<file path="flow/config.mk">
export PLATFORM = sky130hd
export DESIGN_NAME = ks_add
export DESIGN_NICKNAME = ks_add
export VERILOG_FILES = /design/flow/design.v
export SDC_FILE = /design/flow/constraint.sdc
export NUM_CORES = 4
export LEC_CHECK = 0
export ABC_AREA = 1
export CAP_MARGIN = 30
export CORE_ASPECT_RATIO = 0.91
export CORE_MARGIN = 2
export CORE_UTILIZATION = 36
export CTS_CLUSTER_DIAMETER = 304
export GPL_ROUTABILITY_DRIVEN = 1
export GPL_TIMING_DRIVEN = 0
export MAX_ROUTING_LAYER = met4
export PLACE_DENSITY_LB_ADDON = 0.05
export SLEW_MARGIN = 20
export TNS_END_PERCENT = 80
</file>
<file path="flow/constraint.sdc">
create_clock -name core_clock -period 2.0 [get_ports {clk}]
set_input_delay 0.4000 -clock core_clock [delete_from_list [all_inputs] [get_ports {clk}]]
set_output_delay 0.4000 -clock core_clock [all_outputs]
set_load 0.01 [all_outputs]
</file>
<file path="flow/design.v">
module pg_0 (
    input logic a,
    input logic b,
    output logic p,
    output logic g
);
assign p = a ^ b;
assign g = a & b;
endmodule
module pg_1plus (
    input logic pi_cur,
    input logic gi_cur,
    input logic pi_prev,
    input logic gi_prev,
    output logic pout,
    output logic gout
);
assign pout = pi_cur & pi_prev;
assign gout = gi_cur | (pi_cur & gi_prev);
endmodule
module ks_add #(
    parameter N = 64
)
(
    input  logic         clk,
    input  logic         rstn_,
    input  logic         en,
    input  logic [N-1:0] a,
    input  logic [N-1:0] b,
    output logic [N-1:0] out
);
    localparam int stages = $clog2(N) + 1;
    function automatic integer log2_arr(input integer x);
        integer k;
        begin
            log2_arr = 0;
            for (k = 1; k < 31; k = k + 1)
                if (x >= (1 << k)) log2_arr = k;
        end
    endfunction
    genvar i;
    generate
        for (i = 0; i < stages; i++) begin : gen_pg
            logic [(N-(2**(i-1)))-1:0] g_reg_array;
            logic [(N-(2**(i-1)))-1:0] p_reg_array;
            logic [(N-(2**(i-1)))-1:0] p_out_array;
            logic [(N-(2**(i-1)))-1:0] g_out_array;
        end
    endgenerate
    genvar j;
    generate
        for (j = 0; j < stages; j++) begin : reg_assign
            always_ff @( posedge clk ) begin
                if ( !rstn_ ) begin
                    gen_pg[j].g_reg_array <= 0;
                    gen_pg[j].p_reg_array <= 0;
                end
                else if ( en ) begin
                    gen_pg[j].g_reg_array <= gen_pg[j].g_out_array;
                    gen_pg[j].p_reg_array <= gen_pg[j].p_out_array;
                end
                else begin
                    gen_pg[j].g_reg_array <= gen_pg[j].g_reg_array;
                    gen_pg[j].p_reg_array <= gen_pg[j].p_reg_array;
                end
            end
        end
    endgenerate
    genvar step;
    generate 
        for (i = 0; i < N; i++) begin
            pg_0 step0(a[i], b[i], gen_pg[0].p_out_array[i], gen_pg[0].g_out_array[i]);
        end
        for (step = 1; step <= stages; step++) begin
            for (i = 0; i < N-2**(step-1); i++) begin 
                if (step == 1) begin
                    pg_1plus stepn(gen_pg[0].p_reg_array[i+1],  
                                 gen_pg[0].g_reg_array[i+1], 
                                 gen_pg[0].p_reg_array[i], 
                                 gen_pg[0].g_reg_array[i], 
                                 gen_pg[step].p_out_array[i], 
                                 gen_pg[step].g_out_array[i]);
                end
                if (step > 1) begin
                    if (i==0) begin
                        pg_1plus stepn(gen_pg[step-1].p_reg_array[i+2**(step-2)],  
                                 gen_pg[step-1].g_reg_array[i+2**(step-2)], 
                                 gen_pg[0].p_reg_array[0], 
                                 gen_pg[0].g_reg_array[0], 
                                 gen_pg[step].p_out_array[0], 
                                 gen_pg[step].g_out_array[0]);
                    end
                    else if (i < 2**(step-2)) begin 
                        pg_1plus stepn(gen_pg[step-1].p_reg_array[i+2**(step-2)],                                         
                                 gen_pg[step-1].g_reg_array[i+2**(step-2)],                                            
                                 gen_pg[log2_arr(i)+1].p_reg_array[i-2**(log2_arr(i))], 
                                 gen_pg[log2_arr(i)+1].g_reg_array[i-2**(log2_arr(i))],
                                 gen_pg[step].p_out_array[i], 
                                 gen_pg[step].g_out_array[i]);
                    end
                    else begin  
                        pg_1plus stepn(gen_pg[step-1].p_reg_array[i+2**(step-2)],  
                                 gen_pg[step-1].g_reg_array[i+2**(step-2)], 
                                 gen_pg[step-1].p_reg_array[i-2**(step-2)], 
                                 gen_pg[step-1].g_reg_array[i-2**(step-2)], 
                                 gen_pg[step].p_out_array[i], 
                                 gen_pg[step].g_out_array[i]);
                    end
                end
            end
        end
    endgenerate
    generate
        for (i = 0; i < N; i++) begin
            if ( i==0 ) begin
                assign out[0] = gen_pg[0].p_reg_array[0];
            end
            else if ( i==1 ) begin
                assign out[1] = gen_pg[0].p_reg_array[1] ^ gen_pg[0].g_reg_array[0];
            end
            else if (i <= N/2) begin  
                assign out[i] = (gen_pg[0].p_reg_array[i]) ^ (gen_pg[log2_arr(i-1)+1].g_reg_array[(i-1)-2**log2_arr(i-1)]); 
            end
            else begin
                assign out[i] = gen_pg[0].p_reg_array[i] ^ gen_pg[stages-1].g_reg_array[(i-1)-(N/2)]; 
            end
        end
    endgenerate
endmodule
</file>
<file path="flow/run.sh">
#!/bin/bash
# the make line also repeats each setting of config.mk as NAME=value (left out here)
make -C /OpenROAD-flow-scripts/flow DESIGN_CONFIG=/design/flow/config.mk WORK_HOME=/design/flow/orfs CLKGATE_MAP_FILE= finish
</file>
==> PnR_summary.wiki, run 1 <==
== Metrics ==
{| class="wikitable"
! Metric !! Value
|-
| Run status || complete, but fails checks
|-
| Layout check failures || setup timing
|-
| Clock input transition at the sequential cells of the worst setup and hold paths || 0.06 ns
|-
| Number of cells after detailed placement || 5051
|-
| Met3 Wirelength || 12200 um
|-
| Count of cell types in the netlist || 19
|-
| Cell area after synthesis || 28600 um^2
|-
| Number of antenna violations at the first check in global routing || 4
|-
| Fill count || 8336
|-
| Number of vias after detailed routing || 27800
|-
| Power of the sequential group || 15.5 mW
|-
| DP Wirelength || 105000 um
|-
| Final setup slack of the worst path || -0.0683 ns
|-
| Worst Path Class, Setup || in2reg
|-
| GPL Wtd Cong || 0.984
|-
| Hold wc startpoint || gen_pg[0].g_reg_array[23]$_SDFFE_PN0P_
|-
| Global-route wire length before repair || 191000 um
|-
| Synth top area cells || sky130_fd_sc_hd__dfxtp_1 49%, sky130_fd_sc_hd__nand2_1 11%, sky130_fd_sc_hd__a21oi_1 10%
|-
| Total routing resource utilization after global routing || 33.5%
|-
| Total routed wirelength || 135000 um
|-
| Dominant power group || registers
|-
| Worst reg2reg path startpoint || gen_pg[4].p_reg_array[39]$_SDFFE_PN0P_
|-
| CP max FO || 10
|-
| Number of DRC markers in iteration 0 || 3255
|-
| End point of the critical path || gen_pg[5].p_reg_array[37]$_SDFFE_PN0P_
|-
| Compound-cell area share of the yosys netlist || 15.7%
|-
| Wire length on met1 || 65900 um
|-
| Fraction of the yosys area taken by sequential cells || 48.7%
|-
| Area taken by flip-flops and latches || 14300 um^2
|-
| Buffers & Inverters on Critical Path || 4
|-
| Most instantiated flip-flop cell in the synthesis netlist || sky130_fd_sc_hd__dfxtp_1
|-
| Type of element capturing the critical path || flip-flop
|-
| Number of detailed-route iterations in the first pass || 6
|-
| Minimum setup slack among reg-to-reg paths || 0.94 ns
|-
| Combinational fraction of design power || 10.4%
|-
| Worst Hold Depth || 2
|-
| Insertion Delay late pin || 0.64 ns
|-
| Total of warnings raised by yosys || 1
|-
| RSZ-0062 raised after global routing || false
|-
| AND/OR/NAND/NOR Cells, Area Fraction || 23.0%
|-
| Share of async-settable or async-resettable flops after synthesis || 0%
|-
| Horizontal extent of the die || 299 um
|-
| Clock skew || 0.0377 ns
|-
| Worst path max stage delay || 0.58 ns
|-
| Top sig layer || met4
|-
| Hold WS || 0.455 ns
|-
| Worst hold path endpoint || gen_pg[1].g_reg_array[23]$_SDFFE_PN0P_
|-
| Sw Ratio || 27.8%
|-
| Via density || 5.35
|-
| Average wire per standard cell || 26.1 um
|-
| Synth mux share || 0%
|-
| Final setup fails || 10
|-
| Xor/xnor share || 1.90%
|-
| Port bufs || 193
|-
| Area of the multi-input gates || 12700 um^2
|-
| Internal power summed over all cells || 24.0 mW
|-
| Fin. Hold Viols || 0
|-
| Mapped Cells || 3807
|-
| Top logic family || simple AND/OR/NAND/NOR gates
|-
| Number of warnings the tools reported || 27
|-
| Max-area cell share || 48.7%
|-
| Most frequent cells after synthesis || 848 x sky130_fd_sc_hd__nand2_1, 695 x sky130_fd_sc_hd__dfxtp_1, 590 x sky130_fd_sc_hd__a21oi_1, 397 x sky130_fd_sc_hd__nor2_1, 380 x sky130_fd_sc_hd__nand3_1
|-
| Register share of total power || 46.6%
|-
| Launching element of the worst setup path || rstn_
|-
| Max_slew headroom || 32.1%
|-
| Worst-case vdd ir drop || 0.584 mV
|-
| Largest buffer count on any clock path || 3
|-
| Area of the placeable core || 78600 um^2
|-
| Path type of the worst min-delay path || reg2reg
|-
| Row count || 98
|-
| Leakage power of the design || 13.7 nW
|-
| Max Cap Viol || 0
|-
| Power drawn by the combinational cells || 3.45 mW
|-
| DRC violation count after routing || 0
|-
| Minimum clock period after layout || 2.07 ns
|-
| Achievable frequency || 483 MHz
|-
| Post-cts hold-fix buffer tally || 0
|-
| Share of the clock period used by the worst path || 103%
|-
| Power Clock || 14.3 mW
|-
| Category of the worst setup path launch point || primary input
|-
| Cell taking the most area after synthesis || sky130_fd_sc_hd__dfxtp_1
|-
| Clk network pwr share || 43.0%
|-
| Overflow left after global routing || 0
|-
| Final Net Count || 4282
|-
| Crit path max-delay family || buffers and inverters
|-
| Synth Area per Inst || 7.51 um^2
|-
| Critical-path top delay cell || sky130_fd_sc_hd__clkbuf_2
|-
| Cell depth of the worst setup path || 5
|-
| Reg2Reg Capture Point || gen_pg[5].p_reg_array[31]$_SDFFE_PN0P_
|-
| Overall die area || 81700 um^2
|-
| Number of nets with antenna violations after detailed routing || 0
|-
| Signal arrival time at the worst endpoint || 2.54 ns
|-
| Synthesized-area fraction occupied by adder cells || 2.80%
|-
| Inserted Clock Buffers || 78
|-
| TritonCTS clock tree || yes
|-
| WP data required || 2.47 ns
|-
| Chip area line of the yosys report || 28600 um^2
|-
| Die boundary height || 273 um
|-
| Slew @ Worst Pin || 1.02 ns
|-
| Sw Pwr || 9.22 mW
|-
| Pwr per Cell Area || 951 nW/um^2
|-
| Met2 wire length || 54000 um
|-
| Critical-path cell list || clkdlybuf4s50_1 -> inv_2 -> buf_2 -> clkbuf_2 -> a21oi_1
|-
| Number of cells in Yosys stat || 3807
|-
| Nets in the synthesized netlist || 4002
|-
| Vias in the first global route || 25800
|-
| Number of enable-type register cells in the synthesized netlist || 0
|-
| Count leader, synth || sky130_fd_sc_hd__nand2_1
|-
| Max-slew violation total from the final report || 0
|-
| FP Util || 36.4%
|-
| I/O pin count || 195
|-
| Fin cells || 5191
|-
| Clock H-tree levels || 3
|-
| Number of cells on the worst reg-to-reg path || 2
|-
| #FFs+latches synth || 695
|-
| Area Growth Syn to Fin || 22.2%
|-
| Clock root buffer || sky130_fd_sc_hd__clkbuf_16
|-
| Pin count of the biggest net entering global routing || 14
|-
| # clock sinks || 695
|}
[per-stage QoR]
stage | setup WS (ns) | util, % | power, mW | TNS, ns | instance area (um^2)
global route | 0.000410 | 44.4 | 34.2 | 0 | 34900
CTS | -0.00645 | 44.4 | 33.2 | -0.00645 | 34900
global placement | -1.31 | 40.5 | 19.1 | -295.19 | 31800
finish | -0.0683 | 44.4 | 33.2 | -0.338 | 34900
floorplan | 0.695 | - | 17.0 | 0 | 28600
detailed placement | -1.01 | 40.5 | 19.1 | -255.48 | 31800
[timing repair]
action | 4_1_cts | 5_1_grt
pin swaps | 2 | 1
resized | 304 | 24
setup endpoints to repair | 137 | 83
buffers inserted | 7 | 0
[layout make-up]
class	instances	share of cell area (%)
flip-flops and latches	695	40.9
multi-input cells	2649	36.4
clock buffers	115	6.66
repair buffers	201	5.47
plain buffers	246	4.15
well taps	1050	3.76
inverters	216	2.33
clock inverters	15	0.365
diodes	4	0.0287
[metal layers]
metal	GRT usage [%]	vias up
met3	5.76	163
li1	-	13000
met4	8.13	0
met1	50.6	13400
met5	-	-
met2	45.4	1182
==> inputs of run 2 (changes only) <==
ABC_AREA = default   (was 1)
CAP_MARGIN = 20   (was 30)
CORE_ASPECT_RATIO = default   (was 0.91)
CORE_UTILIZATION = 72   (was 36)
CTS_CLUSTER_DIAMETER = 358   (was 304)
CTS_CLUSTER_SIZE = 14   (was default)
GPL_ROUTABILITY_DRIVEN = default   (was 1)
GPL_TIMING_DRIVEN = default   (was 0)
HOLD_SLACK_MARGIN = -0.08   (was default)
MAX_ROUTING_LAYER = default   (was met4)
PLACE_DENSITY_LB_ADDON = 0.29   (was 0.05)
SETUP_SLACK_MARGIN = -0.08   (was default)
TNS_END_PERCENT = 30   (was 80)
clock period = 1.07 ns   (was 2.0 ns; I/O delays follow)
==> run 2 against run 1 <==
  * Fails layout checks on hold timing, setup timing
  * Hold slack worse by 0.51 ns
  * Worst setup slack worse by 0.47 ns
  * Synthesized cell count is 21% lower
  * Cell area is 4.4% lower
  * Combinational power is 81% higher
  * Largest power group unchanged
  * Via count is 12% lower
  * Sequential share of layout area is 1.4 points higher
  * Sequential power is 81% higher
  * Synthesized area is 1.7% lower
  * First-iteration DRC count is 13% lower
  * Critical path type is now reg2out
  * Utilization is 42 points higher
  * Total power is 57% higher
==> PnR_summary.wiki, run 2 <==
== Metrics ==
{| class="wikitable"
! Metric !! Value
|-
| Run status || complete, but fails checks (unchanged)
|-
| Layout check failures || hold timing, setup timing (was setup timing)
|-
| Insertion Delay late pin || 0.62 ns (was 0.64 ns)
|-
| Port bufs || 194 (was 193)
|-
| Register share of total power || 53.6% (was 46.6%)
|-
| Area Growth Syn to Fin || 18.8% (was 22.2%)
|-
| Cell taking the most area after synthesis || sky130_fd_sc_hd__dfxtp_1 (unchanged)
|-
| Xor/xnor share || 1.96% (was 1.90%)
|-
| Signal arrival time at the worst endpoint || 1.39 ns (was 2.54 ns)
|-
| Power of the sequential group || 28.0 mW (was 15.5 mW)
|-
| Count leader, synth || sky130_fd_sc_hd__dfxtp_1 (was sky130_fd_sc_hd__nand2_1)
|-
| Worst path max stage delay || 0.34 ns (was 0.58 ns)
|-
| Sw Pwr || 13.3 mW (was 9.22 mW)
|-
| Synth Area per Inst || 9.37 um^2 (was 7.51 um^2)
|-
| Category of the worst setup path launch point || flip-flop (was primary input)
|-
| Achievable frequency || 622 MHz
|-
| # clock sinks || 695 (unchanged)
|-
| Path type of the worst min-delay path || in2reg (was reg2reg)
|-
| Max_slew headroom || 69.6% (was 32.1%)
|-
| Dominant power group || registers (unchanged)
|-
| Overall die area || 40600 um^2 (was 81700 um^2)
|-
| Crit path max-delay family || flip-flops (was buffers and inverters)
|-
| Sw Ratio || 25.3% (was 27.8%)
|-
| Number of cells in Yosys stat || 2999 (was 3807)
|-
| Cell area after synthesis || 28100 um^2 (was 28600 um^2)
|-
| AND/OR/NAND/NOR Cells, Area Fraction || 13.0% (was 23.0%)
|-
| Nets in the synthesized netlist || 3194 (was 4002)
|-
| Most frequent cells after synthesis || 695 x sky130_fd_sc_hd__dfxtp_1, 630 x sky130_fd_sc_hd__a21oi_1, 316 x sky130_fd_sc_hd__o21ai_0, 253 x sky130_fd_sc_hd__nand2b_1, 253 x sky130_fd_sc_hd__nand3_1 (was 848 x sky130_fd_sc_hd__nand2_1, 695 x sky130_fd_sc_hd__dfxtp_1, 590 x sky130_fd_sc_hd__a21oi_1, 397 x sky130_fd_sc_hd__nor2_1, 380 x sky130_fd_sc_hd__nand3_1)
|-
| Share of the clock period used by the worst path || 150% (was 103%)
|-
| Number of warnings the tools reported || 29 (was 27)
|-
| Clock root buffer || sky130_fd_sc_hd__clkbuf_16 (unchanged)
|-
| Share of async-settable or async-resettable flops after synthesis || 0% (unchanged)
|-
| Reg2Reg Capture Point || gen_pg[5].g_reg_array[10]$_SDFFE_PN0P_ (was gen_pg[5].p_reg_array[31]$_SDFFE_PN0P_)
|-
| RSZ-0062 raised after global routing || true (was false)
|-
| Buffers & Inverters on Critical Path || 1 (was 4)
|-
| #FFs+latches synth || 695 (unchanged)
|-
| Clk network pwr share || 34.4% (was 43.0%)
|-
| Largest buffer count on any clock path || 3 (unchanged)
|-
| Average wire per standard cell || 22.4 um (was 26.1 um)
|-
| Cell depth of the worst setup path || 2 (was 5)
|-
| Area of the multi-input gates || 13000 um^2 (was 12700 um^2)
|-
| Fraction of the yosys area taken by sequential cells || 49.5% (was 48.7%)
|-
| Top logic family || AND-OR/OR-AND gates (was simple AND/OR/NAND/NOR gates)
|-
| Synth mux share || 4.49% (was 0%)
|-
| Fin. Hold Viols || 7 (was 0)
|-
| Total negative slack || -27.07 ns (was -0.338 ns)
|-
| Synth top area cells || sky130_fd_sc_hd__dfxtp_1 50%, sky130_fd_sc_hd__a21oi_1 11%, sky130_fd_sc_hd__a21boi_1 6.3% (was sky130_fd_sc_hd__dfxtp_1 49%, sky130_fd_sc_hd__nand2_1 11%, sky130_fd_sc_hd__a21oi_1 10%)
|-
| Total routed wirelength || 86000 um (was 135000 um)
|-
| Number of detailed-route iterations in the first pass || 8 (was 6)
|-
| Worst-case vdd ir drop || 1.87 mV (was 0.584 mV)
|-
| DRC violation count after routing || 0 (unchanged)
|-
| Compound-cell area share of the yosys netlist || 23.6% (was 15.7%)
|-
| Hold wc startpoint || rstn_ (was gen_pg[0].g_reg_array[23]$_SDFFE_PN0P_)
|-
| Pre-CTS WS || -0.575 ns (was -1.01 ns)
|-
| Number of cells on the worst reg-to-reg path || 5 (was 2)
|-
| Count of cell types in the netlist || 17 (was 19)
|-
| Area taken by flip-flops and latches || 14100 um^2 (was 14300 um^2)
|-
| Hold WS || -0.0511 ns (was 0.455 ns)
|-
| Inserted Clock Buffers || 55 (was 78)
|-
| Combinational fraction of design power || 12.0% (was 10.4%)
|-
| Power drawn by the combinational cells || 6.26 mW (was 3.45 mW)
|-
| Number of DRC markers in iteration 0 || 2838 (was 3255)
|-
| Leakage power of the design || 12.7 nW (was 13.7 nW)
|-
| Total routing resource utilization after global routing || 41.4% (was 33.5%)
|-
| Number of vias after detailed routing || 24500 (was 27800)
|-
| Final Net Count || 3510 (was 4282)
|-
| TritonCTS clock tree || yes (unchanged)
|-
| Critical-path top delay cell || sky130_fd_sc_hd__dfxtp_2 (was sky130_fd_sc_hd__clkbuf_2)
|-
| Max-area cell share || 49.5% (was 48.7%)
|-
| Horizontal extent of the die || 202 um (was 299 um)
|-
| Via density || 6.38 (was 5.35)
|-
| Pwr per Cell Area || 1570 nW/um^2 (was 951 nW/um^2)
|-
| CP max FO || 2 (was 10)
|-
| WP data required || 0.86 ns (was 2.47 ns)
|-
| Clock H-tree levels || 2 (was 3)
|-
| Global-route wire length before repair || 133000 um (was 191000 um)
|-
| Overflow left after global routing || 0 (unchanged)
|-
| I/O pin count || 195 (unchanged)
|-
| Minimum setup slack among reg-to-reg paths || -0.03 ns (was 0.94 ns)
|-
| Worst hold path endpoint || gen_pg[3].g_reg_array[24]$_SDFFE_PN0P_ (was gen_pg[1].g_reg_array[23]$_SDFFE_PN0P_)
|-
| Chip area line of the yosys report || 28100 um^2 (was 28600 um^2)
|-
| Internal power summed over all cells || 39.1 mW (was 24.0 mW)
|-
| GPL Wtd Cong || 0.999 (was 0.984)
|-
| Final setup slack of the worst path || -0.539 ns (was -0.0683 ns)
|-
| Mapped Cells || 2999 (was 3807)
|-
| Number of antenna violations at the first check in global routing || 5 (was 4)
|-
| FP Util || 72.8% (was 36.4%)
|-
| Minimum clock period after layout || 1.61 ns
|-
| Worst Hold Depth || 3 (was 2)
|-
| Synthesized-area fraction occupied by adder cells || 2.85% (was 2.80%)
|-
| Worst Path Class, Setup || reg2out (was in2reg)
|-
| Die boundary height || 202 um (was 273 um)
|-
| Clock skew || 0.0201 ns (was 0.0377 ns)
|-
| Number of enable-type register cells in the synthesized netlist || 0 (unchanged)
|-
| Vias in the first global route || 23800 (was 25800)
|-
| Fill count || 2104 (was 8336)
|-
| Worst reg2reg path startpoint || gen_pg[4].g_reg_array[2]$_SDFFE_PN0P_ (was gen_pg[4].p_reg_array[39]$_SDFFE_PN0P_)
|-
| Area of the placeable core || 38600 um^2 (was 78600 um^2)
|-
| End point of the critical path || out[1] (was gen_pg[5].p_reg_array[37]$_SDFFE_PN0P_)
|-
| Pin count of the biggest net entering global routing || 74 (was 14)
|-
| Max Cap Viol || 0 (unchanged)
|-
| Launching element of the worst setup path || gen_pg[0].g_reg_array[0]$_SDFFE_PN0P_ (was rstn_)
|-
| Most instantiated flip-flop cell in the synthesis netlist || sky130_fd_sc_hd__dfxtp_1 (unchanged)
|-
| Max-slew violation total from the final report || 0 (unchanged)
|-
| Critical-path cell list || ha_4 -> buf_6 (was clkdlybuf4s50_1 -> inv_2 -> buf_2 -> clkbuf_2 -> a21oi_1)
|-
| Type of element capturing the critical path || output port (was flip-flop)
|-
| Slew @ Worst Pin || 0.455 ns (was 1.02 ns)
|-
| Power Clock || 18.0 mW (was 14.3 mW)
|-
| DP Wirelength || 61500 um (was 105000 um)
|-
| Final setup fails || 72 (was 10)
|-
| Clock input transition at the sequential cells of the worst setup and hold paths || 0.07 ns (was 0.06 ns)
|-
| Number of nets with antenna violations after detailed routing || 0 (unchanged)
|-
| Row count || 72 (was 98)
|-
| Total of warnings raised by yosys || 1 (unchanged)
|}
-- run 2: final cells by class --
cell class,instances,share of cell area [%]
tap,518,1.94
multi-input combinational,2085,39.1
clock buffer,55,4.12
antenna,3,0.0225
sequential,695,42.3
timing repair buffer,478,12.5
clock inverter,4,0.101
-- run 2: repair_timing --
action,CTS,global route
gates resized,380,32
pin swaps,31,17
hold buffers,1,0
setup endpoints to repair,71,65
buffers inserted,2,2
endpoints found under the hold margin,2,0
-- run 2: metal layers --
layer  GRT usage (%)  wire length (um)  vias up
li1                -                 -    11200
met1            53.2             33500    11800
met2            67.2             39600     1224
met3            9.44              8960      252
met4            17.8              3840        2
met5               0                18        -
-- run 2: metrics by stage --
step	utilization (%)	area, um^2	cells	power [mW]	hold slack [ns]
floorplan	-	28100	2999	31.4	0.403
global route	86.5	33400	3835	53.7	-0.0606
CTS	86.3	33300	3833	52.1	-0.0774
global placement	82.7	31900	3771	34.5	0.451
finish	86.5	33400	3838	52.3	-0.0511
detailed placement	82.7	31900	3771	34.7	0.463
==> inputs of run 3 (changes only) <==
CORE_UTILIZATION = 66   (was 72)
CTS_CLUSTER_DIAMETER = default   (was 358)
CTS_CLUSTER_SIZE = default   (was 14)
HOLD_SLACK_MARGIN = default   (was -0.08)
PLACE_DENSITY_LB_ADDON = default   (was 0.29)
SETUP_SLACK_MARGIN = -0.03   (was -0.08)
TNS_END_PERCENT = default   (was 30)
clock period = 0.449 ns   (was 1.07 ns; I/O delays follow)
==> run 3 against run 2 <==
  * The run now fails in 5_1_grt
  * Synthesized cell count unchanged
  * Die size up 8.9%
  * Synthesized area unchanged
==> PnR_summary.wiki, run 3 <==
== Flow metrics ==
{| class="wikitable"
! Metric !! Value
|-
| Run status || aborted with a tool error (was complete, but fails checks)
|-
| Stage where the run ended || 5_1_grt
|-
| Stop err || [ERROR DPL-0038] Utilization greater than 100%, impossible to legalize
|-
| Xor/xnor share || 1.96% (unchanged)
|-
| Die boundary height || 210 um (was 202 um)
|-
| Largest buffer count on any clock path || 3 (unchanged)
|-
| Clock H-tree levels || 3 (was 2)
|-
| GPL Wtd Cong || 0.918 (was 0.999)
|-
| Mapped Cells || 2999 (unchanged)
|-
| Top logic family || AND-OR/OR-AND gates (unchanged)
|-
| AND/OR/NAND/NOR Cells, Area Fraction || 13.0% (unchanged)
|-
| Cell taking the most area after synthesis || sky130_fd_sc_hd__dfxtp_1 (unchanged)
|-
| Synthesized-area fraction occupied by adder cells || 2.85% (unchanged)
|-
| Inserted Clock Buffers || 71 (was 55)
|-
| Clock root buffer || sky130_fd_sc_hd__clkbuf_16 (unchanged)
|-
| Port bufs || 194 (unchanged)
|-
| Count leader, synth || sky130_fd_sc_hd__dfxtp_1 (unchanged)
|-
| Row count || 75 (was 72)
|-
| Synth mux share || 4.49% (unchanged)
|-
| Area of the placeable core || 41900 um^2 (was 38600 um^2)
|-
| Total of warnings raised by yosys || 1 (unchanged)
|-
| Fraction of the yosys area taken by sequential cells || 49.5% (unchanged)
|-
| DP Wirelength || 60600 um (was 61500 um)
|-
| Horizontal extent of the die || 210 um (was 202 um)
|-
| Synth Area per Inst || 9.37 um^2 (unchanged)
|-
| Share of async-settable or async-resettable flops after synthesis || 0% (unchanged)
|-
| # clock sinks || 695 (unchanged)
|-
| Max-area cell share || 49.5% (unchanged)
|-
| FP Util || 67.0% (was 72.8%)
|-
| Nets in the synthesized netlist || 3194 (unchanged)
|-
| Count of cell types in the netlist || 17 (unchanged)
|-
| Most instantiated flip-flop cell in the synthesis netlist || sky130_fd_sc_hd__dfxtp_1 (unchanged)
|-
| Overall die area || 44200 um^2 (was 40600 um^2)
|-
| I/O pin count || 195 (unchanged)
|-
| Synth top area cells || sky130_fd_sc_hd__dfxtp_1 50%, sky130_fd_sc_hd__a21oi_1 11%, sky130_fd_sc_hd__a21boi_1 6.3% (unchanged)
|-
| Chip area line of the yosys report || 28100 um^2 (unchanged)
|-
| Cell area after synthesis || 28100 um^2 (unchanged)
|-
| Compound-cell area share of the yosys netlist || 23.6% (unchanged)
|-
| Number of enable-type register cells in the synthesized netlist || 0 (unchanged)
|-
| Number of cells in Yosys stat || 2999 (unchanged)
|-
| Most frequent cells after synthesis || 695 x sky130_fd_sc_hd__dfxtp_1, 630 x sky130_fd_sc_hd__a21oi_1, 316 x sky130_fd_sc_hd__o21ai_0, 253 x sky130_fd_sc_hd__nand2b_1, 253 x sky130_fd_sc_hd__nand3_1 (unchanged)
|-
| #FFs+latches synth || 695 (unchanged)
|-
| Number of cells after detailed placement || 3856 (was 3771)
|}
## run 3: what timing repair did
item | 4_1_cts
endpoints found under the setup margin | 759
hold endpoints to repair | 96
gates resized | 1194
buffers inserted | 20
pin swaps | 323
## run 3: metrics by stage
stage | setup WS, ns | util (%) | area, um^2 | hold WS (ns)
4_1_cts | -1.02 | 89.4 | 37500 | -0.159
3_5_place_dp | -1.04 | 77.5 | 32500 | 0.460
2_1_floorplan | -0.475 | - | 28100 | 0.279
3_3_place_gp | -1.05 | 77.5 | 32500 | 0.452
==> inputs of run 4 (changes only) <==
CORE_UTILIZATION = 72   (was 66)
CTS_CLUSTER_DIAMETER = 27   (was default)
CTS_CLUSTER_SIZE = 50   (was default)
PLACE_DENSITY_LB_ADDON = 0.28   (was default)
SETUP_SLACK_MARGIN = default   (was -0.03)
TNS_END_PERCENT = 5   (was default)
clock period = 1.12 ns   (was 0.449 ns; I/O delays follow)
==> run 4 against run 3 <==
  * The run again fails in 5_1_grt
  * Synthesized cell count is the same
  * Die size shrank 8.2%
  * Synthesized area is the same
==> PnR_summary.wiki, run 4 <==
== Flow metrics ==
{| class="wikitable"
! Metric !! Value
|-
| Run status || aborted with a tool error (unchanged)
|-
| Stage where the run ended || 5_1_grt (unchanged)
|-
| Stop err || [ERROR GRT-0232] Routing congestion too high. Check the congestion heatmap in the GUI. (was [ERROR DPL-0038] Utilization greater than 100%, impossible to legalize)
|-
| Number of enable-type register cells in the synthesized netlist || 0 (unchanged)
|-
| Count leader, synth || sky130_fd_sc_hd__dfxtp_1 (unchanged)
|-
| Inserted Clock Buffers || 138 (was 71)
|-
| Clock H-tree levels || 4 (was 3)
|-
| Port bufs || 194 (unchanged)
|-
| Number of cells after detailed placement || 3752 (was 3856)
|-
| Mapped Cells || 2999 (unchanged)
|-
| Count of cell types in the netlist || 17 (unchanged)
|-
| I/O pin count || 195 (unchanged)
|-
| Row count || 72 (was 75)
|-
| AND/OR/NAND/NOR Cells, Area Fraction || 13.0% (unchanged)
|-
| Compound-cell area share of the yosys netlist || 23.6% (unchanged)
|-
| Placed standard-cell area || 31700 um^2 (was 32500 um^2)
|-
| Clock root buffer || sky130_fd_sc_hd__clkbuf_16 (unchanged)
|-
| Die boundary height || 202 um (was 210 um)
|-
| Cell area after synthesis || 28100 um^2 (unchanged)
|-
| Share of async-settable or async-resettable flops after synthesis || 0% (unchanged)
|-
| Area of the placeable core || 38600 um^2 (was 41900 um^2)
|-
| Synth mux share || 4.49% (unchanged)
|-
| Synth Area per Inst || 9.37 um^2 (unchanged)
|-
| DP Wirelength || 59800 um (was 60600 um)
|-
| Nets in the synthesized netlist || 3194 (unchanged)
|-
| Buffer count from post-CTS setup fixing || 0 (was 20)
|-
| Horizontal extent of the die || 202 um (was 210 um)
|-
| Overall die area || 40600 um^2 (was 44200 um^2)
|-
| Fraction of the yosys area taken by sequential cells || 49.5% (unchanged)
|-
| Max-area cell share || 49.5% (unchanged)
|-
| #FFs+latches synth || 695 (unchanged)
|-
| Overflow left after global routing || 244
|-
| Xor/xnor share || 1.96% (unchanged)
|-
| Total of warnings raised by yosys || 1 (unchanged)
|-
| Cell taking the most area after synthesis || sky130_fd_sc_hd__dfxtp_1 (unchanged)
|-
| GPL Wtd Cong || 1.02 (was 0.918)
|-
| Most frequent cells after synthesis || 695 x sky130_fd_sc_hd__dfxtp_1, 630 x sky130_fd_sc_hd__a21oi_1, 316 x sky130_fd_sc_hd__o21ai_0, 253 x sky130_fd_sc_hd__nand2b_1, 253 x sky130_fd_sc_hd__nand3_1 (unchanged)
|-
| # clock sinks || 695 (unchanged)
|-
| Top logic family || AND-OR/OR-AND gates (unchanged)
|-
| FP Util || 72.8% (was 67.0%)
|-
| Most instantiated flip-flop cell in the synthesis netlist || sky130_fd_sc_hd__dfxtp_1 (unchanged)
|-
| Chip area line of the yosys report || 28100 um^2 (unchanged)
|-
| Synth top area cells || sky130_fd_sc_hd__dfxtp_1 50%, sky130_fd_sc_hd__a21oi_1 11%, sky130_fd_sc_hd__a21boi_1 6.3% (unchanged)
|-
| Total routing resource utilization after global routing || 81.5%
|-
| Number of cells in Yosys stat || 2999 (unchanged)
|-
| Synthesized-area fraction occupied by adder cells || 2.85% (unchanged)
|-
| Largest buffer count on any clock path || 3 (unchanged)
|}
-- run 4: stage by stage --
step	total power [mW]	util [%]	hold WS, ns	setup slack, ns	setup TNS, ns
after floorplan	30.0	-	0.413	0.00974	0
after global placement	32.8	82.3	0.451	-0.510	-62.69
after detailed placement	33.1	82.3	0.462	-0.503	-79.80
after CTS	76.5	95.3	0.0404	-0.577	-29.16
-- run 4: per-layer routing --
metal  global-route usage [%]  GRT overflow
met5                     26.9             0
met2                     97.9           140
met1                     79.9             3
met3                     65.8             2
met4                     88.2            99
-- run 4: what timing repair did --
item / in CTS
endpoints found under the hold margin: 0
resized: 412
pin swaps: 28
endpoints found under the setup margin: 81
hold buffers: 0
==> inputs of run 5 (changes only) <==
CORE_ASPECT_RATIO = 0.76   (was default)
CORE_UTILIZATION = 34   (was 72)
CTS_CLUSTER_DIAMETER = default   (was 27)
CTS_CLUSTER_SIZE = default   (was 50)
GPL_ROUTABILITY_DRIVEN = 0   (was default)
GPL_TIMING_DRIVEN = 0   (was default)
PLACE_DENSITY_LB_ADDON = default   (was 0.28)
TNS_END_PERCENT = default   (was 5)
clock period = 2.0 ns   (was 1.12 ns; I/O delays follow)
==> run 5 against run 4 <==
  * The run now finishes clean
  * Synthesized area unchanged
  * Die size up 110%
  * Synthesized cell count unchanged
==> PnR_summary.wiki, run 5 <==
== Metrics ==
{| class="wikitable"
! Metric !! Value
|-
| DP Wirelength || 78500 um (was 59800 um)
|-
| Number of nets with antenna violations after detailed routing || 0
|-
| Chip area line of the yosys report || 28100 um^2 (unchanged)
|-
| #FFs+latches synth || 695 (unchanged)
|-
| Vias in the first global route || 22600
|-
| Area of the placeable core || 81500 um^2 (was 38600 um^2)
|-
| Via density || 5.43
|-
| Sw Ratio || 25.5%
|-
| Critical-path top delay cell || sky130_fd_sc_hd__dfxtp_4
|-
| Insertion Delay late pin || 0.62 ns
|-
| Share of the clock period used by the worst path || 98.6%
|-
| Fin cells || 4388
|-
| Clock skew || 0.0267 ns
|-
| Number of enable-type register cells in the synthesized netlist || 0 (unchanged)
|-
| Synth Area per Inst || 9.37 um^2 (unchanged)
|-
| Hold wc startpoint || rstn_
|-
| Number of cells in Yosys stat || 2999 (unchanged)
|-
| Number of DRC markers in iteration 0 || 2369
|-
| TritonCTS clock tree || yes
|-
| Max-slew violation total from the final report || 0
|-
| Number of warnings the tools reported || 26
|-
| Minimum clock period after layout || 1.97 ns
|-
| Total routed wirelength || 104000 um
|-
| Number of cells after detailed placement || 4260 (was 3752)
|-
| Clock H-tree levels || 3 (was 4)
|-
| Total routing resource utilization after global routing || 24.0%
|-
| Worst-case vdd ir drop || 0.686 mV
|-
| Die boundary height || 255 um (was 202 um)
|-
| Synth mux share || 4.49% (unchanged)
|-
| Power drawn by the combinational cells || 2.98 mW
|-
| Count of cell types in the netlist || 17 (unchanged)
|-
| Fraction of the yosys area taken by sequential cells || 49.5% (unchanged)
|-
| Dominant power group || registers
|-
| Combinational fraction of design power || 9.3%
|-
| Top logic family || AND-OR/OR-AND gates (unchanged)
|-
| Final standard cell utilization of the core || 41.7%
|-
| Average wire per standard cell || 23.7 um
|-
| Internal power summed over all cells || 23.9 mW
|-
| Buffers & Inverters on Critical Path || 1
|-
| Crit path max-delay family || flip-flops
|-
| Horizontal extent of the die || 334 um (was 202 um)
|-
| Signal arrival time at the worst endpoint || 1.57 ns
|-
| Max_slew headroom || 29.1%
|-
| Power of the sequential group || 15.2 mW
|-
| DRC violation count after routing || 0
|-
| Most instantiated flip-flop cell in the synthesis netlist || sky130_fd_sc_hd__dfxtp_1 (unchanged)
|-
| Clk network pwr share || 43.2%
|-
| Largest buffer count on any clock path || 3 (unchanged)
|-
| Critical-path cell list || xor2_1 -> dlygate4sd2_1
|-
| Register share of total power || 47.5%
|-
| Total of warnings raised by yosys || 1 (unchanged)
|-
| Number of vias after detailed routing || 23800
|-
| CP max FO || 2
|-
| Most frequent cells after synthesis || 695 x sky130_fd_sc_hd__dfxtp_1, 630 x sky130_fd_sc_hd__a21oi_1, 316 x sky130_fd_sc_hd__o21ai_0, 253 x sky130_fd_sc_hd__nand2b_1, 253 x sky130_fd_sc_hd__nand3_1 (unchanged)
|-
| Category of the worst setup path launch point || flip-flop
|-
| Minimum setup slack among reg-to-reg paths || 0.78 ns
|-
| Run status || finished clean (was aborted with a tool error)
|-
| Worst hold path endpoint || gen_pg[2].p_reg_array[39]$_SDFFE_PN0P_
|-
| Number of antenna violations at the first check in global routing || 1
|-
| Compound-cell area share of the yosys netlist || 23.6% (unchanged)
|-
| Fin. Hold Viols || 0
|-
| Pwr per Cell Area || 943 nW/um^2
|-
| Number of cells on the worst reg-to-reg path || 2
|-
| Cell taking the most area after synthesis || sky130_fd_sc_hd__dfxtp_1 (unchanged)
|-
| Global-route wire length before repair || 152000 um
|-
| Worst Hold Depth || 3
|-
| Leakage power of the design || 12.4 nW
|-
| Pre-CTS WS || -0.346 ns (was -0.503 ns)
|-
| Worst path max stage delay || 0.44 ns
|-
| Area Growth Syn to Fin || 21.0%
|-
| Launching element of the worst setup path || gen_pg[6].g_reg_array[2]$_SDFFE_PN0P_
|-
| Cell depth of the worst setup path || 2
|-
| Row count || 91 (was 72)
|-
| Synthesized-area fraction occupied by adder cells || 2.85% (unchanged)
|-
| Max-area cell share || 49.5% (unchanged)
|-
| RSZ-0062 raised after global routing || false
|-
| Pin count of the biggest net entering global routing || 15
|-
| Final setup fails || 0
|-
| Sw Pwr || 8.17 mW
|-
| Synth top area cells || sky130_fd_sc_hd__dfxtp_1 50%, sky130_fd_sc_hd__a21oi_1 11%, sky130_fd_sc_hd__a21boi_1 6.3% (unchanged)
|-
| Worst reg2reg path startpoint || gen_pg[3].g_reg_array[1]$_SDFFE_PN0P_
|-
| Slew @ Worst Pin || 1.06 ns
|-
| I/O pin count || 195 (unchanged)
|-
| Cell area after synthesis || 28100 um^2 (unchanged)
|-
| Finished layout cell area || 34000 um^2
|-
| Power Total || 32.1 mW
|-
| Placed standard-cell area || 31300 um^2 (was 31700 um^2)
|-
| AND/OR/NAND/NOR Cells, Area Fraction || 13.0% (unchanged)
|-
| Final Net Count || 3462
|-
| Overall die area || 84900 um^2 (was 40600 um^2)
|-
| Overflow left after global routing || 0
|-
| Clock root buffer || sky130_fd_sc_hd__clkbuf_16 (unchanged)
|-
| Mapped Cells || 2999 (unchanged)
|-
| Power Clock || 13.9 mW
|-
| Max Cap Viol || 0
|-
| Path type of the worst min-delay path || in2reg
|-
| Xor/xnor share || 1.96% (unchanged)
|-
| Clock input transition at the sequential cells of the worst setup and hold paths || 0.06 ns
|-
| Type of element capturing the critical path || output port
|-
| Final setup slack of the worst path || 0.0277 ns
|-
| Total negative slack || 0 ns
|-
| Achievable frequency || 507 MHz
|-
| Hold WS || 0.425 ns
|-
| WP data required || 1.60 ns
|-
| Number of detailed-route iterations in the first pass || 6
|-
| Worst Path Class, Setup || reg2out
|-
| Count leader, synth || sky130_fd_sc_hd__dfxtp_1 (unchanged)
|-
| Nets in the synthesized netlist || 3194 (unchanged)
|-
| Fill count || 8202
|-
| FP Util || 34.5% (was 72.8%)
|-
| # clock sinks || 695 (unchanged)
|-
| Reg2Reg Capture Point || gen_pg[6].g_reg_array[5]$_SDFFE_PN0P_
|-
| Inserted Clock Buffers || 72 (was 138)
|-
| Share of async-settable or async-resettable flops after synthesis || 0% (unchanged)
|-
| Port bufs || 192 (was 194)
|-
| End point of the critical path || out[35]
|}
run 5: per-layer routing:
metal | GRT usage, % | routed length [um] | vias up
li1 | - | - | 11100
met1 | 35.7 | 49000 | 11500
met2 | 33.3 | 41000 | 1025
met3 | 7.09 | 11400 | 143
met4 | 6.42 | 2580 | 0
met5 | 0 | 0 | -
run 5: layout make-up:
cell class	count	area [um^2]	share of cell area (%)
Antenna cell	2	5.00	0.0147
Buffer	219	1280	3.78
Clock buffer	105	2120	6.24
Clock inverter	19	268	0.788
Multi-Input combinational cell	2085	13000	38.2
Sequential cell	695	14100	41.5
Tap cell	1069	1340	3.93
Timing Repair Buffer	194	1860	5.47
run 5: repair_timing:
item | CTS | global route
setup endpoints to repair | 64 | 5
resized | 207 | 5
hold buffers | 0 | 0
buffers inserted | 1 | 1
pin swaps | 2 | 0
endpoints found under the hold margin | 0 | 0
==> inputs of run 6 (changes only) <==
ABC_AREA = 0   (was default)
CELL_PAD_IN_SITES_GLOBAL_PLACEMENT = 2   (was default)
CORE_ASPECT_RATIO = 0.53   (was 0.76)
CORE_UTILIZATION = 40   (was 34)
CTS_CLUSTER_DIAMETER = 39   (was default)
CTS_CLUSTER_SIZE = 83   (was default)
GPL_ROUTABILITY_DRIVEN = default   (was 0)
GPL_TIMING_DRIVEN = 1   (was 0)
HOLD_SLACK_MARGIN = -0.03   (was default)
MAX_ROUTING_LAYER = met4   (was default)
PLACE_DENSITY_LB_ADDON = 0.18   (was default)
SETUP_SLACK_MARGIN = 0.53   (was default)
TNS_END_PERCENT = 35   (was default)
clock period = 1.82 ns   (was 2.0 ns; I/O delays follow)
==> run 6 against run 5 <==
  * Critical path depth is 1 higher
  * Register-to-register slack worse by 0.57 ns
  * Synthesized area stayed put
  * Clock power is 22% higher
  * Count of clock-buffer cells in the layout is 16 lower
  * Synthesized cell count stayed put
  * Sequential power is 9% higher
  * Cell area is 1.9% higher
  * Routed wire length is 15% lower
  * Combinational power is 11% higher
  * Critical path type unchanged
  * Critical endpoint is now out[17]
  * Largest cell class unchanged
  * Largest power group is now clock
==> PnR_summary.wiki, run 6 <==
== Metrics ==
{| class="wikitable"
! Metric !! Value
|-
| Compound-cell area share of the yosys netlist || 23.6% (unchanged)
|-
| Worst-case vdd ir drop || 0.561 mV (was 0.686 mV)
|-
| Achievable frequency || 572 MHz
|-
| Worst reg2reg path startpoint || gen_pg[5].g_reg_array[7]$_SDFFE_PN0P_ (was gen_pg[3].g_reg_array[1]$_SDFFE_PN0P_)
|-
| Fraction of the yosys area taken by sequential cells || 49.5% (unchanged)
|-
| DP Wirelength || 65000 um (was 78500 um)
|-
| Signal arrival time at the worst endpoint || 1.38 ns (was 1.57 ns)
|-
| CP max FO || 2 (unchanged)
|-
| Fin cells || 4237 (was 4388)
|-
| Reg2Reg Capture Point || gen_pg[6].g_reg_array[23]$_SDFFE_PN0P_ (was gen_pg[6].g_reg_array[5]$_SDFFE_PN0P_)
|-
| Number of cells in Yosys stat || 2999 (unchanged)
|-
| Max Cap Viol || 0 (unchanged)
|-
| Final Net Count || 3434 (was 3462)
|-
| Number of nets with antenna violations after detailed routing || 0 (unchanged)
|-
| FP Util || 40.6% (was 34.5%)
|-
| Overall die area || 72500 um^2 (was 84900 um^2)
|-
| Number of detailed-route iterations in the first pass || 5 (was 6)
|-
| Power of the sequential group || 16.5 mW (was 15.2 mW)
|-
| Die boundary height || 197 um (was 255 um)
|-
| Clock root buffer || sky130_fd_sc_hd__clkbuf_16 (unchanged)
|-
| Overflow left after global routing || 0 (unchanged)
|-
| Synth mux share || 4.49% (unchanged)
|-
| Number of antenna violations at the first check in global routing || 6 (was 1)
|-
| Area of the placeable core || 69200 um^2 (was 81500 um^2)
|-
| Cell taking the most area after synthesis || sky130_fd_sc_hd__dfxtp_1 (unchanged)
|-
| Crit path max-delay family || flip-flops (unchanged)
|-
| Synth top area cells || sky130_fd_sc_hd__dfxtp_1 50%, sky130_fd_sc_hd__a21oi_1 11%, sky130_fd_sc_hd__a21boi_1 6.3% (unchanged)
|-
| Row count || 70 (was 91)
|-
| Inserted Clock Buffers || 73 (was 72)
|-
| Global routing met2 resource utilization || 30.2% (was 33.3%)
|-
| Minimum setup slack among reg-to-reg paths || 0.21 ns (was 0.78 ns)
|-
| I/O pin count || 195 (unchanged)
|-
| Number of cells after detailed placement || 4062 (was 4260)
|-
| Synth Area per Inst || 9.37 um^2 (unchanged)
|-
| Number of cells on the worst reg-to-reg path || 4 (was 2)
|-
| Count leader, synth || sky130_fd_sc_hd__dfxtp_1 (unchanged)
|-
| Number of vias after detailed routing || 22800 (was 23800)
|-
| WP data required || 1.46 ns (was 1.60 ns)
|-
| TritonCTS clock tree || yes (unchanged)
|-
| Path type of the worst min-delay path || in2reg (unchanged)
|-
| Dominant power group || clock (was registers)
|-
| Share of async-settable or async-resettable flops after synthesis || 0% (unchanged)
|-
| Minimum clock period after layout || 1.75 ns
|-
| #FFs+latches synth || 695 (unchanged)
|-
| Vias in the first global route || 21200 (was 22600)
|-
| Leakage power of the design || 12.9 nW (was 12.4 nW)
|-
| Hold wc startpoint || en (was rstn_)
|-
| Type of element capturing the critical path || output port (unchanged)
|-
| Clock H-tree levels || 3 (unchanged)
|-
| Critical-path top delay cell || sky130_fd_sc_hd__dfxtp_2 (was sky130_fd_sc_hd__dfxtp_4)
|-
| Pin count of the biggest net entering global routing || 83 (was 15)
|-
| End point of the critical path || out[17] (was out[35])
|-
| Via density || 5.37 (was 5.43)
|-
| Count of cell types in the netlist || 17 (unchanged)
|-
| Pwr per Cell Area || 1060 nW/um^2 (was 943 nW/um^2)
|-
| Global-route wire length before repair || 134000 um (was 152000 um)
|-
| Cell area after synthesis || 28100 um^2 (unchanged)
|-
| DRC violation count after routing || 0 (unchanged)
|-
| Total of warnings raised by yosys || 1 (unchanged)
|-
| Power drawn by the combinational cells || 3.31 mW (was 2.98 mW)
|-
| Post-cts hold-fix buffer tally || 0 (unchanged)
|-
| Clk network pwr share || 46.0% (was 43.2%)
|-
| Critical-path cell list || buf_12 -> xor2_1 -> buf_2 (was xor2_1 -> dlygate4sd2_1)
|-
| Port bufs || 194 (was 192)
|-
| Synthesized-area fraction occupied by adder cells || 2.85% (unchanged)
|-
| Average wire per standard cell || 21.0 um (was 23.7 um)
|-
| Max_slew headroom || 45.1% (was 29.1%)
|-
| Most instantiated flip-flop cell in the synthesis netlist || sky130_fd_sc_hd__dfxtp_1 (unchanged)
|-
| RSZ-0062 raised after global routing || true (was false)
|-
| AND/OR/NAND/NOR Cells, Area Fraction || 13.0% (unchanged)
|-
| Slew @ Worst Pin || 0.824 ns (was 1.06 ns)
|-
| Top logic family || AND-OR/OR-AND gates (unchanged)
|-
| Total routing resource utilization after global routing || 24.9% (was 24.0%)
|-
| # clock sinks || 695 (unchanged)
|-
| Xor/xnor share || 1.96% (unchanged)
|-
| Share of the clock period used by the worst path || 96.0% (was 98.6%)
|-
| Total routed wirelength || 88800 um (was 104000 um)
|-
| Largest buffer count on any clock path || 3 (unchanged)
|-
| Sw Pwr || 9.39 mW (was 8.17 mW)
|-
| Worst Hold Depth || 2 (was 3)
|-
| Insertion Delay late pin || 0.63 ns (was 0.62 ns)
|-
| GPL Wtd Cong || 0.927
|-
| Horizontal extent of the die || 368 um (was 334 um)
|-
| Clock skew || 0.0204 ns (was 0.0267 ns)
|-
| Sw Ratio || 25.6% (was 25.5%)
|-
| Number of DRC markers in iteration 0 || 2046 (was 2369)
|-
| Max-slew violation total from the final report || 0 (unchanged)
|-
| Register share of total power || 45.0% (was 47.5%)
|-
| Number of enable-type register cells in the synthesized netlist || 0 (unchanged)
|-
| Launching element of the worst setup path || gen_pg[5].g_reg_array[0]$_SDFFE_PN0P_ (was gen_pg[6].g_reg_array[2]$_SDFFE_PN0P_)
|-
| Most used routing layer || met1 (unchanged)
|-
| Buffers & Inverters on Critical Path || 2 (was 1)
|-
| Worst hold path endpoint || gen_pg[1].g_reg_array[44]$_SDFFE_PN0P_ (was gen_pg[2].p_reg_array[39]$_SDFFE_PN0P_)
|-
| Global-route met3 utilization || 5.58% (was 7.09%)
|-
| Final setup fails || 0 (unchanged)
|-
| Combinational fraction of design power || 9.0% (was 9.3%)
|-
| Nets in the synthesized netlist || 3194 (unchanged)
|-
| Fin. Hold Viols || 0 (unchanged)
|-
| Power Clock || 16.9 mW (was 13.9 mW)
|-
| Category of the worst setup path launch point || flip-flop (unchanged)
|-
| Area Growth Syn to Fin || 23.4% (was 21.0%)
|-
| Worst Path Class, Setup || reg2out (unchanged)
|-
| Met1 usage || 40.2% (was 35.7%)
|-
| Worst path max stage delay || 0.34 ns (was 0.44 ns)
|-
| Most frequent cells after synthesis || 695 x sky130_fd_sc_hd__dfxtp_1, 630 x sky130_fd_sc_hd__a21oi_1, 316 x sky130_fd_sc_hd__o21ai_0, 253 x sky130_fd_sc_hd__nand2b_1, 253 x sky130_fd_sc_hd__nand3_1 (unchanged)
|-
| Internal power summed over all cells || 27.3 mW (was 23.9 mW)
|-
| Number of warnings the tools reported || 28 (was 26)
|-
| Total negative slack || 0 ns (unchanged)
|-
| Mapped Cells || 2999 (unchanged)
|-
| Max-area cell share || 49.5% (unchanged)
|-
| Run status || finished clean (unchanged)
|-
| Chip area line of the yosys report || 28100 um^2 (unchanged)
|-
| Cell depth of the worst setup path || 3 (was 2)
|-
| Clock input transition at the sequential cells of the worst setup and hold paths || 0.08 ns (was 0.06 ns)
|}
-- run 6: per-stage QoR --
step | power, mW | hold WS (ns) | setup WS [ns] | area, um^2 | utilization, %
after floorplan | 18.5 | 0.445 | 0.570 | 28100 | -
after global placement | 20.1 | 0.452 | 0.0858 | 31500 | 45.6
after detailed placement | 20.2 | 0.460 | 0.113 | 31500 | 45.6
after CTS | 37.0 | 0.0588 | 0.0371 | 34600 | 50.0
after global routing | 38.0 | 0.0790 | 0.0169 | 34700 | 50.1
final | 36.7 | 0.0824 | 0.0721 | 34700 | 50.1
-- run 6: metal layers --
| metal | part of all wire (%) | vias up |
|---|---|---|
| met1 | 55 | 11000 |
| met3 | 7.2 | 92 |
| met5 | 0 | - |
| met2 | 37 | 565 |
| li1 | - | 11100 |
| met4 | 1.4 | 0 |
-- run 6: timing repair --
action,in CTS,in global routing
pin swaps,16,17
setup endpoints to repair,70,72
setup buffers,31,7
resized,397,51
-- run 6: layout make-up --
| type | count | area, um^2 |
|---|---|---|
| Antenna cell | 1 | 2.50 |
| Multi-Input combinational cell | 2085 | 13000 |
| Clock buffer | 89 | 2090 |
| Clock inverter | 47 | 632 |
| Fill cell | 6414 | 34500 |
| Sequential cell | 695 | 14200 |
| Tap cell | 936 | 1170 |
| Timing Repair Buffer | 384 | 3540 |
==> inputs of run 7 (changes only) <==
ABC_AREA = default   (was 0)
CELL_PAD_IN_SITES_GLOBAL_PLACEMENT = default   (was 2)
CORE_ASPECT_RATIO = default   (was 0.53)
CORE_UTILIZATION = 70   (was 40)
CTS_CLUSTER_DIAMETER = default   (was 39)
CTS_CLUSTER_SIZE = 31   (was 83)
GPL_TIMING_DRIVEN = default   (was 1)
HOLD_SLACK_MARGIN = default   (was -0.03)
MAX_ROUTING_LAYER = default   (was met4)
PLACE_DENSITY_LB_ADDON = default   (was 0.18)
SETUP_SLACK_MARGIN = 0.2   (was 0.53)
TNS_END_PERCENT = default   (was 35)
clock period = 1.59 ns   (was 1.82 ns; I/O delays follow)
==> run 7 against run 6 <==
  * Now fails the layout checks on setup timing
  * Register-to-register slack lost 0.10 ns
  * Clock skew grew 0.0041 ns
  * Via count grew 8.4%
  * Highest routed layer is now met5
==> PnR_summary.wiki, run 7 <==
== Metrics ==
{| class="wikitable"
! Metric !! Value
|-
| Clock H-tree levels || 3 (unchanged)
|-
| Buffers & Inverters on Critical Path || 1 (was 2)
|-
| Nets in the synthesized netlist || 3194 (unchanged)
|-
| Via density || 6.47 (was 5.37)
|-
| DP Wirelength || 59400 um (was 65000 um)
|-
| Sw Ratio || 24.3% (was 25.6%)
|-
| WP data required || 1.27 ns (was 1.46 ns)
|-
| Overflow left after global routing || 0 (unchanged)
|-
| Combinational fraction of design power || 10.3% (was 9.0%)
|-
| Total routed wirelength || 89700 um (was 88800 um)
|-
| Worst-case vdd ir drop || 0.863 mV (was 0.561 mV)
|-
| Worst Path Class, Setup || reg2out (unchanged)
|-
| Crit path max-delay family || flip-flops (unchanged)
|-
| Overall die area || 41700 um^2 (was 72500 um^2)
|-
| #FFs+latches synth || 695 (unchanged)
|-
| Run status || complete, but fails checks (was finished clean)
|-
| Worst Hold Depth || 3 (was 2)
|-
| FP Util || 70.9% (was 40.6%)
|-
| Synth top area cells || sky130_fd_sc_hd__dfxtp_1 50%, sky130_fd_sc_hd__a21oi_1 11%, sky130_fd_sc_hd__a21boi_1 6.3% (unchanged)
|-
| Top logic family || AND-OR/OR-AND gates (unchanged)
|-
| Internal power summed over all cells || 30.4 mW (was 27.3 mW)
|-
| Dominant power group || registers (was clock)
|-
| Synthesized-area fraction occupied by adder cells || 2.85% (unchanged)
|-
| End point of the critical path || out[31] (was out[17])
|-
| Area of the placeable core || 39600 um^2 (was 69200 um^2)
|-
| Compound-cell area share of the yosys netlist || 23.6% (unchanged)
|-
| Clk network pwr share || 42.7% (was 46.0%)
|-
| Number of vias after detailed routing || 24700 (was 22800)
|-
| Cell depth of the worst setup path || 2 (was 3)
|-
| Share of async-settable or async-resettable flops after synthesis || 0% (unchanged)
|-
| Xor/xnor share || 1.96% (unchanged)
|-
| Final setup slack of the worst path || -0.152 ns (was 0.0721 ns)
|-
| Path type of the worst min-delay path || in2reg (unchanged)
|-
| Power of the sequential group || 18.9 mW (was 16.5 mW)
|-
| Mapped Cells || 2999 (unchanged)
|-
| Reg2Reg Capture Point || gen_pg[6].g_reg_array[4]$_SDFFE_PN0P_ (was gen_pg[6].g_reg_array[23]$_SDFFE_PN0P_)
|-
| Port bufs || 194 (unchanged)
|-
| Sw Pwr || 9.76 mW (was 9.39 mW)
|-
| Most frequent cells after synthesis || 695 x sky130_fd_sc_hd__dfxtp_1, 630 x sky130_fd_sc_hd__a21oi_1, 316 x sky130_fd_sc_hd__o21ai_0, 253 x sky130_fd_sc_hd__nand2b_1, 253 x sky130_fd_sc_hd__nand3_1 (unchanged)
|-
| Max Cap Viol || 0 (unchanged)
|-
| Largest buffer count on any clock path || 3 (unchanged)
|-
| CP max FO || 2 (unchanged)
|-
| Total negative slack || -0.676 ns (was 0 ns)
|-
| Fin. Hold Viols || 0 (unchanged)
|-
| Hold wc startpoint || rstn_ (was en)
|-
| Number of detailed-route iterations in the first pass || 6 (was 5)
|-
| Number of DRC markers in iteration 0 || 3142 (was 2046)
|-
| Pin count of the biggest net entering global routing || 92 (was 83)
|-
| Max_slew headroom || 48.0% (was 45.1%)
|-
| Worst reg2reg path startpoint || gen_pg[3].g_reg_array[0]$_SDFFE_PN0P_ (was gen_pg[5].g_reg_array[7]$_SDFFE_PN0P_)
|-
| Final setup fails || 20 (was 0)
|-
| Register share of total power || 47.1% (was 45.0%)
|-
| Post-cts hold-fix buffer tally || 0 (unchanged)
|-
| Power drawn by the combinational cells || 4.12 mW (was 3.31 mW)
|-
| Leakage power of the design || 12.8 nW (was 12.9 nW)
|-
| Most instantiated flip-flop cell in the synthesis netlist || sky130_fd_sc_hd__dfxtp_1 (unchanged)
|-
| Cell taking the most area after synthesis || sky130_fd_sc_hd__dfxtp_1 (unchanged)
|-
| Clock input transition at the sequential cells of the worst setup and hold paths || 0.06 ns (was 0.08 ns)
|-
| Worst path max stage delay || 0.47 ns (was 0.34 ns)
|-
| Synth mux share || 4.49% (unchanged)
|-
| Vias in the first global route || 23200 (was 21200)
|-
| Layout check failures || setup timing
|-
| Slew @ Worst Pin || 0.779 ns (was 0.824 ns)
|-
| Minimum setup slack among reg-to-reg paths || 0.11 ns (was 0.21 ns)
|-
| GPL Wtd Cong || 0.968 (was 0.927)
|-
| Signal arrival time at the worst endpoint || 1.42 ns (was 1.38 ns)
|-
| Critical-path cell list || xor2_4 -> buf_6 (was buf_12 -> xor2_1 -> buf_2)
|-
| Power Total || 40.2 mW (was 36.7 mW)
|-
| Chip area line of the yosys report || 28100 um^2 (unchanged)
|-
| Clock root buffer || sky130_fd_sc_hd__clkbuf_16 (unchanged)
|-
| Share of the clock period used by the worst path || 110% (was 96.0%)
|-
| Power Clock || 17.2 mW (was 16.9 mW)
|-
| Max-slew violation total from the final report || 0 (unchanged)
|-
| Total routing resource utilization after global routing || 41.1% (was 24.9%)
|-
| # clock sinks || 695 (unchanged)
|-
| Row count || 73 (was 70)
|-
| TritonCTS clock tree || yes (unchanged)
|-
| Synth Area per Inst || 9.37 um^2 (unchanged)
|-
| Critical-path top delay cell || sky130_fd_sc_hd__dfxtp_4 (was sky130_fd_sc_hd__dfxtp_2)
|-
| Number of cells in Yosys stat || 2999 (unchanged)
|-
| Number of cells on the worst reg-to-reg path || 3 (was 4)
|-
| Final Net Count || 3439 (was 3434)
|-
| I/O pin count || 195 (unchanged)
|-
| Minimum clock period after layout || 1.74 ns
|-
| Count leader, synth || sky130_fd_sc_hd__dfxtp_1 (unchanged)
|-
| Cell area after synthesis || 28100 um^2 (unchanged)
|-
| Final standard cell utilization of the core || 85.1% (was 50.1%)
|-
| Inserted Clock Buffers || 68 (was 73)
|-
| Count of cell types in the netlist || 17 (unchanged)
|-
| Area Growth Syn to Fin || 20.1% (was 23.4%)
|-
| Number of warnings the tools reported || 30 (was 28)
|-
| Average wire per standard cell || 23.5 um (was 21.0 um)
|-
| AND/OR/NAND/NOR Cells, Area Fraction || 13.0% (unchanged)
|-
| DRC violation count after routing || 0 (unchanged)
|-
| Number of antenna violations at the first check in global routing || 5 (was 6)
|-
| Launching element of the worst setup path || gen_pg[5].g_reg_array[14]$_SDFFE_PN0P_ (was gen_pg[5].g_reg_array[0]$_SDFFE_PN0P_)
|-
| Number of nets with antenna violations after detailed routing || 0 (unchanged)
|-
| Fraction of the yosys area taken by sequential cells || 49.5% (unchanged)
|-
| Horizontal extent of the die || 204 um (was 368 um)
|-
| Clock skew || 0.0245 ns (was 0.0204 ns)
|-
| Global-route wire length before repair || 133000 um (was 134000 um)
|-
| Category of the worst setup path launch point || flip-flop (unchanged)
|-
| Pwr per Cell Area || 1190 nW/um^2 (was 1060 nW/um^2)
|-
| Die boundary height || 204 um (was 197 um)
|-
| Number of enable-type register cells in the synthesized netlist || 0 (unchanged)
|-
| Worst hold path endpoint || gen_pg[6].g_reg_array[13]$_SDFFE_PN0P_ (was gen_pg[1].g_reg_array[44]$_SDFFE_PN0P_)
|-
| Achievable frequency || 574 MHz
|-
| Total of warnings raised by yosys || 1 (unchanged)
|-
| Insertion Delay late pin || 0.59 ns (was 0.63 ns)
|-
| Type of element capturing the critical path || output port (unchanged)
|-
| RSZ-0062 raised after global routing || true (unchanged)
|-
| Max-area cell share || 49.5% (unchanged)
|}
-- run 7: final cells by class --
class,count,area (um^2)
clock buffer,102,2100
clock inverter,14,270
multi-input combinational,2085,13100
sequential,695,14100
tap,525,657
antenna,1,2.50
timing repair buffer,394,3480
fill,2168,5920
-- run 7: metrics by stage --
stage | worst slack (ns) | instance area [um^2] | hold WS (ns) | cells
floorplan | 0.386 | 28100 | 0.445 | 2999
global placement | -0.238 | 31000 | 0.452 | 3667
detailed placement | -0.228 | 31000 | 0.463 | 3667
CTS | -0.126 | 33500 | 0.0720 | 3802
global route | -0.144 | 33700 | 0.0859 | 3815
finish | -0.152 | 33700 | 0.0948 | 3816
-- run 7: layer usage --
metal	vias to the layer above	GRT usage (%)	part of all wire, %
met5	-	0	0.048
met2	1458	62.9	44
met4	6	17.5	4.6
met3	298	7.89	10
met1	11800	57.0	40
li1	11100	-	-
-- run 7: timing repair --
item / in CTS / in global routing
endpoints found under the setup margin: 65 / 65
buffers inserted: 19 / 13
hold endpoints to repair: 0 / 0
resized: 403 / 33
pin swaps: 35 / 25
==> inputs of run 8 (changes only) <==
CORE_UTILIZATION = 61   (was 70)
CTS_CLUSTER_SIZE = default   (was 31)
SETUP_SLACK_MARGIN = 0.24   (was 0.2)
clock period = 0.869 ns   (was 1.59 ns; I/O delays follow)
==> run 8 against run 7 <==
  * Still fails the layout checks on setup timing
  * Sequential share of layout area fell by 4.6 points
  * Highest routed layer unchanged
  * Via count is 1.1% higher
  * Critical path type unchanged
  * Cell count is 6.9% higher
  * Flip-flop count unchanged
  * Count of clock-buffer cells in the layout up 5
  * Die size grew 14%
  * Critical path depth is the same
  * Non-clock buffer count up 184
  * Sequential power grew 83%
==> PnR_summary.wiki, run 8 <==
== Metrics ==
{| class="wikitable"
! Metric !! Value
|-
| Average wire per standard cell || 22.8 um (was 23.5 um)
|-
| Area Growth Syn to Fin || 38.9% (was 20.1%)
|-
| Category of the worst setup path launch point || flip-flop (unchanged)
|-
| Number of cells on the worst reg-to-reg path || 6 (was 3)
|-
| Port bufs || 194 (unchanged)
|-
| Layout check failures || setup timing (unchanged)
|-
| Area of the multi-input gates || 15400 um^2 (was 13100 um^2)
|-
| AND/OR/NAND/NOR Cells, Area Fraction || 13.0% (unchanged)
|-
| Total routed wirelength || 93000 um (was 89700 um)
|-
| Launching element of the worst setup path || gen_pg[5].g_reg_array[13]$_SDFFE_PN0P_ (was gen_pg[5].g_reg_array[14]$_SDFFE_PN0P_)
|-
| Final setup fails || 149 (was 20)
|-
| Cell depth of the worst setup path || 2 (unchanged)
|-
| Hold wc startpoint || en (was rstn_)
|-
| Top logic family || AND-OR/OR-AND gates (unchanged)
|-
| Signal arrival time at the worst endpoint || 1.39 ns (was 1.42 ns)
|-
| Leakage power of the design || 14.3 nW (was 12.8 nW)
|-
| Max-area cell share || 49.5% (unchanged)
|-
| GPL Wtd Cong || 0.913 (was 0.968)
|-
| Overall die area || 47800 um^2 (was 41700 um^2)
|-
| Buffers & Inverters on Critical Path || 1 (unchanged)
|-
| Number of warnings the tools reported || 32 (was 30)
|-
| Worst path max stage delay || 0.45 ns (was 0.47 ns)
|-
| Type of element capturing the critical path || output port (unchanged)
|-
| Achievable frequency || 641 MHz
|-
| Number of vias after detailed routing || 24900 (was 24700)
|-
| Sw Ratio || 24.9% (was 24.3%)
|-
| Horizontal extent of the die || 219 um (was 204 um)
|-
| Final setup slack of the worst path || -0.690 ns (was -0.152 ns)
|-
| DP Wirelength || 61500 um (was 59400 um)
|-
| Share of the clock period used by the worst path || 179% (was 110%)
|-
| Combinational fraction of design power || 12.4% (was 10.3%)
|-
| Final Net Count || 3626 (was 3439)
|-
| Total negative slack || -45.90 ns (was -0.676 ns)
|-
| Synthesized-area fraction occupied by adder cells || 2.85% (unchanged)
|-
| Worst Hold Depth || 3 (unchanged)
|-
| Clock root buffer || sky130_fd_sc_hd__clkbuf_16 (unchanged)
|-
| Pin count of the biggest net entering global routing || 64 (was 92)
|-
| Pwr per Cell Area || 1940 nW/um^2 (was 1190 nW/um^2)
|-
| Max Cap Viol || 0 (unchanged)
|-
| Run status || complete, but fails checks (unchanged)
|-
| Finished layout cell area || 39000 um^2 (was 33700 um^2)
|-
| Vias in the first global route || 23900 (was 23200)
|-
| Fill count || 2392 (was 2168)
|-
| Minimum clock period after layout || 1.56 ns
|-
| Antenna fix cells || 0 (was 1)
|-
| TritonCTS clock tree || yes (unchanged)
|-
| Count of cell types in the netlist || 17 (unchanged)
|-
| Total routing resource utilization after global routing || 36.1% (was 41.1%)
|-
| Synth mux share || 4.49% (unchanged)
|}
run 8: routing by layer:
layer  wire (um)  vias up  GRT usage (%)
met1       39600    12300           50.7
met2       42800      976           55.1
li1            -    11500              -
met5          13        -              0
met4        3160        2           13.1
met3        7490      214           6.95
run 8: area by class of cell:
type | instances | share of cell area, %
clock inverter | 16 | 0.654
clock buffer | 107 | 5.55
multi-input combinational | 2085 | 39.5
sequential | 695 | 37.4
timing repair buffer | 578 | 15.0
tap | 600 | 1.92
run 8: timing repair:
item | 4_1_cts | 5_1_grt
buffers inserted | 7 | 31
pin swaps | 169 | 249
gates cloned | 0 | 2
hold buffers | 1 | 0
resized | 786 | 641
setup endpoints to repair | 721 | 756
hold endpoints to repair | 3 | 0
run 8: metrics by stage:
step,std cells,worst slack (ns)
CTS,4048,-0.677
finish,4081,-0.690
detailed placement,3917,-0.708
global route,4081,-0.695
floorplan,2999,-0.139
global placement,3917,-0.721
Power and IR drop assume default switching activity.
